==> wip/violet <==
Design arbiter_puf, start of the top module:
module arbiter_puf #(parameter challenge_size = 8, response_width = 24)
					(input logic [challenge_size-1 : 0] challenge,
					input logic clk, reset,
					output logic [response_width-1 : 0] response);
clock: 8.0 ns
lec_check: 0
abc_area: 1
cap_margin: 20
cell_pad_in_sites_detail_placement: 1
cell_pad_in_sites_global_placement: 1
core_margin: 6
core_utilization: 37
cts_cluster_diameter: 27
cts_cluster_size: 44
gpl_routability_driven: 0
gpl_timing_driven: 0
place_density: 0.92
slew_margin: 0
tns_end_percent: 30
run.sh (not shown) runs the stock make flow with config.mk's settings and CLKGATE_MAP_FILE=.
==> inputs of wip/tundra, as changes to wip/violet <==
ABC_AREA = unset   (was 1)
CELL_PAD_IN_SITES_DETAIL_PLACEMENT = unset   (was 1)
CELL_PAD_IN_SITES_GLOBAL_PLACEMENT = unset   (was 1)
CORE_MARGIN = 2   (was 6)
CORE_UTILIZATION = 70   (was 37)
CTS_CLUSTER_DIAMETER = unset   (was 27)
CTS_CLUSTER_SIZE = 19   (was 44)
GPL_ROUTABILITY_DRIVEN = unset   (was 0)
GPL_TIMING_DRIVEN = unset   (was 0)
PLACE_DENSITY = unset   (was 0.92)
PLACE_DENSITY_LB_ADDON = 0.01   (was unset)
SETUP_SLACK_MARGIN = 0.88   (was unset)
SLEW_MARGIN = 20   (was 0)
TNS_END_PERCENT = unset   (was 30)
==> flow/constraint.sdc (replaced) <==
create_clock -name core_clock -period 3.45 [get_ports {clk}]
set_input_delay 0.6900 -clock core_clock [delete_from_list [all_inputs] [get_ports {clk}]]
set_output_delay 0.6900 -clock core_clock [all_outputs]
set_load 0.01 [all_outputs]
==> inputs of wip/xenon, as changes to wip/violet <==
ABC_AREA = unset   (was 1)
CELL_PAD_IN_SITES_DETAIL_PLACEMENT = unset   (was 1)
CELL_PAD_IN_SITES_GLOBAL_PLACEMENT = unset   (was 1)
CORE_MARGIN = 2   (was 6)
CORE_UTILIZATION = 72   (was 37)
CTS_CLUSTER_DIAMETER = unset   (was 27)
CTS_CLUSTER_SIZE = unset   (was 44)
GPL_ROUTABILITY_DRIVEN = unset   (was 0)
GPL_TIMING_DRIVEN = unset   (was 0)
PLACE_DENSITY = unset   (was 0.92)
PLACE_DENSITY_LB_ADDON = 0.0   (was unset)
SETUP_SLACK_MARGIN = 0.74   (was unset)
SLEW_MARGIN = 20   (was 0)
TNS_END_PERCENT = unset   (was 30)
==> flow/constraint.sdc (replaced) <==
create_clock -name core_clock -period 2.58 [get_ports {clk}]
set_input_delay 0.5160 -clock core_clock [delete_from_list [all_inputs] [get_ports {clk}]]
set_output_delay 0.5160 -clock core_clock [all_outputs]
set_load 0.01 [all_outputs]
==> inputs of wip/garnet, as changes to wip/violet <==
ABC_AREA = unset   (was 1)
CELL_PAD_IN_SITES_DETAIL_PLACEMENT = unset   (was 1)
CELL_PAD_IN_SITES_GLOBAL_PLACEMENT = unset   (was 1)
CORE_MARGIN = 2   (was 6)
CORE_UTILIZATION = 40   (was 37)
CTS_CLUSTER_DIAMETER = unset   (was 27)
CTS_CLUSTER_SIZE = unset   (was 44)
GPL_ROUTABILITY_DRIVEN = unset   (was 0)
GPL_TIMING_DRIVEN = unset   (was 0)
PLACE_DENSITY = unset   (was 0.92)
SLEW_MARGIN = 20   (was 0)
TNS_END_PERCENT = unset   (was 30)
==> flow/constraint.sdc (replaced) <==
create_clock -name core_clock -period 3.86 [get_ports {clk}]
set_input_delay 0.7720 -clock core_clock [delete_from_list [all_inputs] [get_ports {clk}]]
set_output_delay 0.7720 -clock core_clock [all_outputs]
set_load 0.01 [all_outputs]
==> summary of the runs <==
wip/xenon went through all stages and came out clean. wip/garnet passed the timing, design-rule and antenna checks. wip/violet produced a clean layout. wip/tundra completed without violations. Combinational power, highest first: wip/tundra, wip/garnet, wip/violet. In wip/tundra the synthesized area is lower than in wip/violet, by about 0.24%. Clock power: wip/xenon is larger than wip/garnet (39%). Power, lowest first: wip/violet, wip/garnet, wip/tundra, wip/xenon. Wire length: wip/tundra is smaller than wip/garnet (2.2%). Of wip/violet and wip/tundra, wip/violet has the higher first-iteration DRC count (gap about 110%, measured against wip/tundra). The highest non-clock buffer count belongs to wip/violet, the lowest to wip/garnet. Against wip/violet, the critical path depth of wip/xenon is lower by 5. Sequential power: wip/violet < wip/garnet < wip/tundra < wip/xenon.
Power and IR drop assume default switching activity.
